run 1:
// ixu_mc_pipe
module ixu_mc_pipe (
    input  wire         core_clock_i,
    input  wire         core_flush_i,
    input  wire  [17:0] data_i,
    input  wire         valid_i,
    output logic        busy_o,
    output wire  [ 5:0] rs1_o,
    output wire  [ 5:0] rs2_o,
    input  wire  [31:0] rs1_data_i,
    input  wire  [31:0] rs2_data_i,
    output wire  [ 4:0] rob_o,
    input  wire  [ 6:0] opcode_i,
    input  wire  [ 6:0] ins_type,
    input  wire         imm_i,
    input  wire  [31:0] immediate_i,
    input  wire  [ 5:0] dest_i,
    output logic [ 5:0] wakeup_dest,
    output logic        wakeup_valid,
    output logic [ 5:0] l_wakeup_dest,
    output logic        l_wakeup_valid,
    output logic [ 5:0] ixu_mc_ex_dest,
    output logic [31:0] ixu_mc_ex_data,
    output logic        ixu_mc_ex_valid,
    output logic [ 5:0] ixu_mc_wb_dest,
    output logic [31:0] ixu_mc_wb_data,
    output logic        ixu_mc_wb_valid,
    output wire  [ 4:0] pmu_ins_id_o,
    output wire         pmu_ins_valid_o
);
  assign rob_o = data_i[4:0];
  assign rs1_o = data_i[11:6];
  assign rs2_o = data_i[17:12];
  typedef enum {
    IDLE,
    DIVISION
  } mc_pipe_state_t;
  mc_pipe_state_t        mc_pipe_state;
  reg             [31:0] a;
  reg             [31:0] b;
  reg             [ 6:0] opc;
  reg             [ 5:0] ex_dest;
  reg             [ 5:0] ex_rob;
  reg                    ex_valid;
  reg             [ 1:0] ex_type;
  reg                    ex_fwd;
  reg                    div_ex;
  wire            [31:0] ex_alu_result;
  wire            [31:0] ex_mul_result;
  wire            [31:0] ex_div_result;
  wire            [31:0] ex_adder_result;
  wire                   mts;
  wire                   mtu;
  wire                   eq;
  wire                   div_busy;
  wire                   div_done;
  wire                   div_dbz;
  wire                   div_overflow;
  wire                   div_valid;
  reg             [31:0] wb_data;
  reg             [ 5:0] wb_dest;
  reg             [ 5:0] wb_rob;
  reg                    wb_mul;
  reg             [31:0] wb_mul_data;
  reg                    wb_fwd;
  reg                    wb_valid;
  always_ff @(posedge core_clock_i) begin
    a   <= ins_type[3] ? 32'd0 : rs1_data_i;
    b   <= imm_i | ins_type[3] ? immediate_i : rs2_data_i;
    opc <= ins_type[3] ? 7'd0 : opcode_i;
  end
  ...
For scale: about 7100 cells after synthesis, ~310 flip-flops, about 250 I/O pins, roughly 61000 um2 of cells after synthesis.
Settings: LEC_CHECK=0, CAP_MARGIN=20, CORE_MARGIN=2, CORE_UTILIZATION=40, SETUP_SLACK_MARGIN=0.4, SLEW_MARGIN=20; clock period 12.3 ns.
run.sh (not shown) runs the stock make flow with config.mk's settings and CLKGATE_MAP_FILE=.
Inputs modified between run 1 and run 2:
# run 1
export LEC_CHECK = 0
export CAP_MARGIN = 20
export CORE_MARGIN = 2
export CORE_UTILIZATION = 40
export SETUP_SLACK_MARGIN = 0.4
export SLEW_MARGIN = 20
create_clock -name core_clock -period 12.3 [get_ports {core_clock_i}]
# run 2
export LEC_CHECK = 0
export ABC_AREA = 1
export CAP_MARGIN = 20
export CORE_MARGIN = 2
export CORE_UTILIZATION = 72
export SETUP_SLACK_MARGIN = 0.4
export SLEW_MARGIN = 20
create_clock -name core_clock -period 5.73 [get_ports {core_clock_i}]
### Flow results
Delta(placement-stage cell area, run 2 - run 1) > 0
Measured against run 1, the synthesized cell count of run 2 comes out at 1.2 times the reference value.
Die footprint: run 2 < run 1
Run 2 vs run 1 — placeable core region dropped by more than a quarter
Run 2 is listed as incomplete: the tool reported an error in 5_1_grt and the run ended there.
From run 1 to run 2 the numbers moved as follows: number of post-CTS setup repair buffers now sits higher, number of gates resized after cts now sits higher, cell area after technology mapping now sits higher.
Input changes introduced in run 3 (baseline for comparison: run 2):
# run 2
export LEC_CHECK = 0
export ABC_AREA = 1
export CAP_MARGIN = 20
export CORE_MARGIN = 2
export CORE_UTILIZATION = 72
export SETUP_SLACK_MARGIN = 0.4
export SLEW_MARGIN = 20
create_clock -name core_clock -period 5.73 [get_ports {core_clock_i}]
# run 3
export LEC_CHECK = 0
export CAP_MARGIN = 20
export CORE_MARGIN = 2
export CORE_UTILIZATION = 64
export SETUP_SLACK_MARGIN = 1.4
export SLEW_MARGIN = 20
create_clock -name core_clock -period 7.18 [get_ports {core_clock_i}]
--- outcome ---
- Of run 3 and run 2, none finishes clean.
- | run 3 | all stages done | FAIL | setup timing |
- No final results exist for run 2, since it was stopped by error GRT-0116 during 5_1_grt.
- The synthesized cell count number comes out higher for run 2 vs run 3.
- Run 3: post-synthesis compound-gate area fraction 1.8 points above run 2
- Per the comparison of run 3 with run 2, post-CTS repair timing setup buffer count rose about 36%, x dimension of the die rose 3.5%, overall die height shows an increase of 3.5%.
- Average footprint of a synthesized cell: run 3 > run 2
- Number of core rows: run 3 higher than run 2
- Run 3: yosys-reported design area after synthesis lower than run 2
What run 4 does differently from run 3 at the input level:
# run 3
export LEC_CHECK = 0
export CAP_MARGIN = 20
export CORE_MARGIN = 2
export CORE_UTILIZATION = 64
export SETUP_SLACK_MARGIN = 1.4
export SLEW_MARGIN = 20
create_clock -name core_clock -period 7.18 [get_ports {core_clock_i}]
# run 4
export LEC_CHECK = 0
export CAP_MARGIN = 20
export CORE_MARGIN = 2
export CORE_UTILIZATION = 70
export CTS_CLUSTER_DIAMETER = 339
export CTS_CLUSTER_SIZE = 37
export SETUP_SLACK_MARGIN = 1.4
export SLEW_MARGIN = 20
create_clock -name core_clock -period 7.18 [get_ports {core_clock_i}]
Run 4 did not finish; the tool stopped in 5_1_grt with error GRT-0116. Taking run 3 as the reference, in run 4 adder and majority cell fraction of the synthesized area essentially unchanged; post-placement cell count dropped 124; height of the chip decreased by 4.3% relative to the old numbers. [compare] base=run 3 new=run 4: weighted congestion reported at the end of routability-driven placement now sits higher, area inside the core boundary decreased by about 9% relative to the old numbers, synthesized-area fraction occupied by xor and xnor cells about even, chip footprint lost about 8%. Against run 3, run 4 reports a effective utilization at floorplan that is higher. Deepest level of the CTS H-tree: run 4 and run 3 compared, lower one is run 4.
Input-level comparison between run 5 and run 4:
# run 4
export LEC_CHECK = 0
export CAP_MARGIN = 20
export CORE_MARGIN = 2
export CORE_UTILIZATION = 70
export CTS_CLUSTER_DIAMETER = 339
export CTS_CLUSTER_SIZE = 37
export SETUP_SLACK_MARGIN = 1.4
export SLEW_MARGIN = 20
create_clock -name core_clock -period 7.18 [get_ports {core_clock_i}]
# run 5
export LEC_CHECK = 0
export CAP_MARGIN = 20
export CORE_MARGIN = 2
export CORE_UTILIZATION = 28
export SETUP_SLACK_MARGIN = 0.4
export SLEW_MARGIN = 20
create_clock -name core_clock -period 8.63 [get_ports {core_clock_i}]
--- outcome ---
Post-CTS setup-driven buffer insertion count in run 5 is 72 lower than in run 4
The remaining runs in run 4 and run 5 completed every stage, whereas run 4 halted early.
For run 4, the flow was terminated by a tool error in 5_1_grt and produced no final design.
From run 4 to run 5 the numbers moved as follows: standard cell area after detailed placement has decreased; half-perimeter wire length of the detailed placement result went up about 2.2%; weighted congestion at the end of routability-driven global placement now smaller.
Comparing run 5 and run 4, the higher die outline width is on run 5.
Run 5 has number of buffers added by the clock tree synthesis step above what run 4 had.
Between run 4 and run 5, the flow reports cell total after placement increasing by more than 10%.
On worst-case setup slack after placement: run 5 sits above run 4.
When run 5 is set beside run 4, its initial cell density of the core turns out to be 42 points smaller.
Going from run 4 to run 5, the die area was enlarged.
Max cell row count across run 5 and run 4: run 5

* * *

Starting RTL as in the previous note.
clock: 6.03 ns
lec_check: 0
abc_area: 1
cap_margin: 20
core_aspect_ratio: 0.5
core_margin: 2
core_utilization: 72
cts_cluster_diameter: 391
cts_cluster_size: 99
hold_slack_margin: 0.3
place_density: 0.42
setup_slack_margin: 0.4
slew_margin: 5
tns_end_percent: 5
The baseline failed in global routing (5_1_grt) with GRT-0116.
Next try:
Settings changed: ABC_AREA 1 to not set, CORE_ASPECT_RATIO 0.5 to not set, CORE_UTILIZATION 72 to 66, CTS_CLUSTER_DIAMETER 391 to not set, CTS_CLUSTER_SIZE 99 to 61, HOLD_SLACK_MARGIN 0.3 to not set, PLACE_DENSITY 0.42 to not set, SLEW_MARGIN 5 to 20, TNS_END_PERCENT 5 to not set.
Clock period 6.03 ns to 8.19 ns, I/O delays scaled along.
What happened: The new run finished with negative setup slack left. Area after synthesis falls by 4.8%. Die area rises by 3.7%. Synthesized cell count falls by 17%.

* * *

v34:
Starting RTL as in the previous note.
clock: 9.04 ns
lec_check: 0
abc_area: 0
cap_margin: 20
cell_pad_in_sites_detail_placement: 0
core_aspect_ratio: 1.48
core_margin: 2
core_utilization: 72
cts_cluster_size: 85
place_density: 0.66
setup_slack_margin: 1.29
slew_margin: 20
The log for v34 ends in global routing with error GRT-0116, so the run never completed.
--- input diff v34..v35 ---
-- flow/config.mk --
<<< v34, line 11
export CORE_ASPECT_RATIO = 1.48
>>> v35, line 11
<<< v34, line 13
export CORE_UTILIZATION = 72
export CTS_CLUSTER_SIZE = 85
export PLACE_DENSITY = 0.66
export SETUP_SLACK_MARGIN = 1.29
>>> v35, line 12
export CORE_UTILIZATION = 66
export CTS_CLUSTER_SIZE = 55
export HOLD_SLACK_MARGIN = 0.29
export SETUP_SLACK_MARGIN = 1.12
==> flow/constraint.sdc <==
create_clock -name core_clock -period 8.36 [get_ports {core_clock_i}]
set_input_delay 1.6720 -clock core_clock [delete_from_list [all_inputs] [get_ports {core_clock_i}]]
set_output_delay 1.6720 -clock core_clock [all_outputs]
set_load 0.01 [all_outputs]
### Flow results
- v35 had finished all stages when the layout checks came back failing, citing setup timing.
- In the tables for v35 and v34, H-tree depth reported by CTS reads lower with v34.
- Comparing v35 and v34, the lower share of the core filled by cells before placement was measured on v35.
- Higher die span in y among v35 and v34: v34
- Between v35 and v34, the post-placement setup slack is lower for v35.
Relative to v35, the following input files were edited for v13:
-- flow/config.mk --
<<< v35, line 8
export ABC_AREA = 0
>>> v13, line 8
<<< v35, line 10
export CELL_PAD_IN_SITES_DETAIL_PLACEMENT = 0
>>> v13, line 9
<<< v35, line 13
export CTS_CLUSTER_SIZE = 55
export HOLD_SLACK_MARGIN = 0.29
export SETUP_SLACK_MARGIN = 1.12
>>> v13, line 11
export MAX_ROUTING_LAYER = met4
export SETUP_SLACK_MARGIN = 1.1
==> flow/constraint.sdc <==
create_clock -name core_clock -period 9.0 [get_ports {core_clock_i}]
set_input_delay 1.8000 -clock core_clock [delete_from_list [all_inputs] [get_ports {core_clock_i}]]
set_output_delay 1.8000 -clock core_clock [all_outputs]
set_load 0.01 [all_outputs]
--- outcome ---
v13: area growth from synthesis to layout 4.1 points below v35
Per the final summary, v13 finished and its layout is clean on timing, DRC and antenna.
Per the comparison of v13 with v35, maximum single-stage delay on the critical path went up, sequential cell area share went up, worst hold slack went up.
> inputs changed (v13 -> v40)
-- flow/config.mk --
<<< v13, line 10
export CORE_UTILIZATION = 66
export MAX_ROUTING_LAYER = met4
export SETUP_SLACK_MARGIN = 1.1
>>> v40, line 10
export CORE_UTILIZATION = 70
export CTS_CLUSTER_SIZE = 37
export SETUP_SLACK_MARGIN = -0.57
==> flow/constraint.sdc <==
create_clock -name core_clock -period 7.18 [get_ports {core_clock_i}]
set_input_delay 1.4360 -clock core_clock [delete_from_list [all_inputs] [get_ports {core_clock_i}]]
set_output_delay 1.4360 -clock core_clock [all_outputs]
set_load 0.01 [all_outputs]
--- outcome ---
In terms of fraction of synthesized area in multiplexers, v13 and v40 differ only marginally.
Diff v40..v13 | Yosys chip area | unchanged
The floorplan row count of v40 falls short of that of v13 by about 2.7%.
The post-synthesis share of cell area spent on full adders, half adders and majority gates was comparable across v40 and v13.
v40: post-placement cell area 5.9% above v13
Max cell count after placement across v40 and v13: v40
Of v40 and v13, it is v40 that has the lower core area.
In the flow results for v40 and v13, the horizontal extent of the die is larger on v13.
v40 vs v13, die area went down by 5.6%.
| number of setup buffers added after CTS | higher: v13 |
v40: ODB-0269 in global routing -> run aborted
> inputs changed (v40 -> v57)
-- flow/config.mk --
<<< v40, line 8
export CAP_MARGIN = 20
>>> v57, line 8
export CAP_MARGIN = 0
<<< v40, line 11
>>> v57, line 11
export CTS_CLUSTER_DIAMETER = 222
<<< v40, line 12
export SETUP_SLACK_MARGIN = -0.57
>>> v57, line 13
export SETUP_SLACK_MARGIN = 0.4
==> flow/constraint.sdc <==
create_clock -name core_clock -period 7.96 [get_ports {core_clock_i}]
set_input_delay 1.5920 -clock core_clock [delete_from_list [all_inputs] [get_ports {core_clock_i}]]
set_output_delay 1.5920 -clock core_clock [all_outputs]
set_load 0.01 [all_outputs]
### Flow results
- In terms of synthesized area, v40 and v57 differ only marginally.
- Any difference in last weighted congestion value of the routability-driven placer between v57 and v40 is small enough to ignore.
- Number of cells in Yosys stat came out exactly the same in v57 and v40.
- From v57 to v40, count of library flops with an enable pin did not move at all.
- Going from v40 to v57, sum of net half-perimeters after detailed placement has remained practically unchanged; synthesized area divided by synthesized cell count has remained practically unchanged; area fraction in full adders, half adders and majority gates has remained practically unchanged; number of placed instances, taps included has decreased.
- v57 got as far as global routing, where a tool error ended the run.
### v57 -> v8
-- flow/config.mk --
<<< v57, line 8
export CAP_MARGIN = 0
>>> v8, line 8
export CAP_MARGIN = 20
<<< v57, line 10
export CORE_UTILIZATION = 70
export CTS_CLUSTER_DIAMETER = 222
export CTS_CLUSTER_SIZE = 37
>>> v8, line 10
export CORE_UTILIZATION = 40
==> flow/constraint.sdc <==
create_clock -name core_clock -period 9.0 [get_ports {core_clock_i}]
set_input_delay 1.8000 -clock core_clock [delete_from_list [all_inputs] [get_ports {core_clock_i}]]
set_output_delay 1.8000 -clock core_clock [all_outputs]
set_load 0.01 [all_outputs]
Notes after the runs:
v8 | stages: all done | timing, DRC, antenna: all pass. Post-synthesis mux area share: v8 vs v57 identical. Comparing v57 with v8, the synthesized cell count came out essentially unchanged. Total of buffers placed on input and output ports delta (v8 -> v57): insignificant. Relative to v57, placed instance count has gone up in v8. v8: cell row count is 35 higher than what v57 reported. Die: v8 bigger than v57. | worst setup slack before clock tree synthesis | v8 vs v57 | better |.

* * *

== garnet ==
ixu_mc_pipe again, from the RTL that the note above started with.
## ixu_mc_pipe
module ixu_mc_pipe (
    input  wire         core_clock_i,
    input  wire         core_flush_i,
    input  wire  [17:0] data_i,
    input  wire         valid_i,
    output logic        busy_o,
    output wire  [ 5:0] rs1_o,
    output wire  [ 5:0] rs2_o,
    input  wire  [31:0] rs1_data_i,
    input  wire  [31:0] rs2_data_i,
    output wire  [ 4:0] rob_o,
    input  wire  [ 6:0] opcode_i,
    input  wire  [ 6:0] ins_type,
    input  wire         imm_i,
    input  wire  [31:0] immediate_i,
    input  wire  [ 5:0] dest_i,
    output logic [ 5:0] wakeup_dest,
    output logic        wakeup_valid,
    output logic [ 5:0] l_wakeup_dest,
    output logic        l_wakeup_valid,
    output logic [ 5:0] ixu_mc_ex_dest,
    output logic [31:0] ixu_mc_ex_data,
    output logic        ixu_mc_ex_valid,
    output logic [ 5:0] ixu_mc_wb_dest,
    output logic [31:0] ixu_mc_wb_data,
    output logic        ixu_mc_wb_valid,
    output wire  [ 4:0] pmu_ins_id_o,
    output wire         pmu_ins_valid_o
);
export LEC_CHECK = 0
export CAP_MARGIN = 20
export CORE_MARGIN = 2
export CORE_UTILIZATION = 70
export CTS_CLUSTER_SIZE = 37
export SETUP_SLACK_MARGIN = 0.4
export SLEW_MARGIN = 20
create_clock -name core_clock -period 7.38 [get_ports {core_clock_i}]
garnet: it failed with a tool error in 5_1_grt, so there are no final results.
## Diff of input files: fjord against garnet
- a deleted CTS_CLUSTER_SIZE that had been 37
- a change of CORE_UTILIZATION from 70 to 40
- a change of the clock period (ns, I/O delays scaled along) from 7.38 to 8.63
==> comparison <==
- fjord went all the way through synthesis, placement and routing and the layout is clean on timing, DRC and antenna.
- In the floorplan summary, fjord is listed with a die area greater than that of garnet.
- Compared fjord vs garnet, and placement row count is up in fjord.
- Summary — post-place setup slack, fjord relative to garnet: higher, by 0.98 ns.
- fjord — sum of net half-perimeters after detailed placement about 3.3% lower, garnet as reference
- For maximum level of the CTS H-tree, garnet and fjord come out practically identical.
- Reported for fjord and garnet, number of flops mapped to enable cells by yosys turned out identical to the last digit.
- Against garnet, fjord comes in 1600 um2 lower on post-detailed-placement cell area.
- NOTE: area of the core region in fjord exceeds that of garnet
- Diff garnet -> fjord: number of buffers inserted during clock tree synthesis now sits higher, overall die width picked up an extra about 30%.
> inputs changed (fjord -> cedar)
- CTS_CLUSTER_SIZE: unset -> 97
- CTS_CLUSTER_DIAMETER: unset -> 295
- CORE_UTILIZATION: 40 -> 72
- ABC_AREA: unset -> 1
- the clock period (ns, I/O delays scaled along): 8.63 -> 5.5
Results
cedar got as far as 5_1_grt, where a tool error ended the run. Going from fjord to cedar, detailed-placement wirelength estimate grew by more than 10%. Min die height across fjord and cedar: cedar. Area fraction in full adders, half adders and majority gates: higher on fjord. Diff fjord -> cedar: post-CTS setup-driven buffer insertion count +32, netlist area before placement increased by 3100 um2 relative to the old numbers. Post-cts repair resize count (cedar vs. fjord) increases by more than 100%. Aoi/oai-family share of the synthesized area in cedar is 1.8 points lower than in fjord. Between cedar and fjord, it is cedar whose total die area is lower, by about 40%. Total cell area reported by yosys after synthesis, fjord and cedar: larger value in cedar.
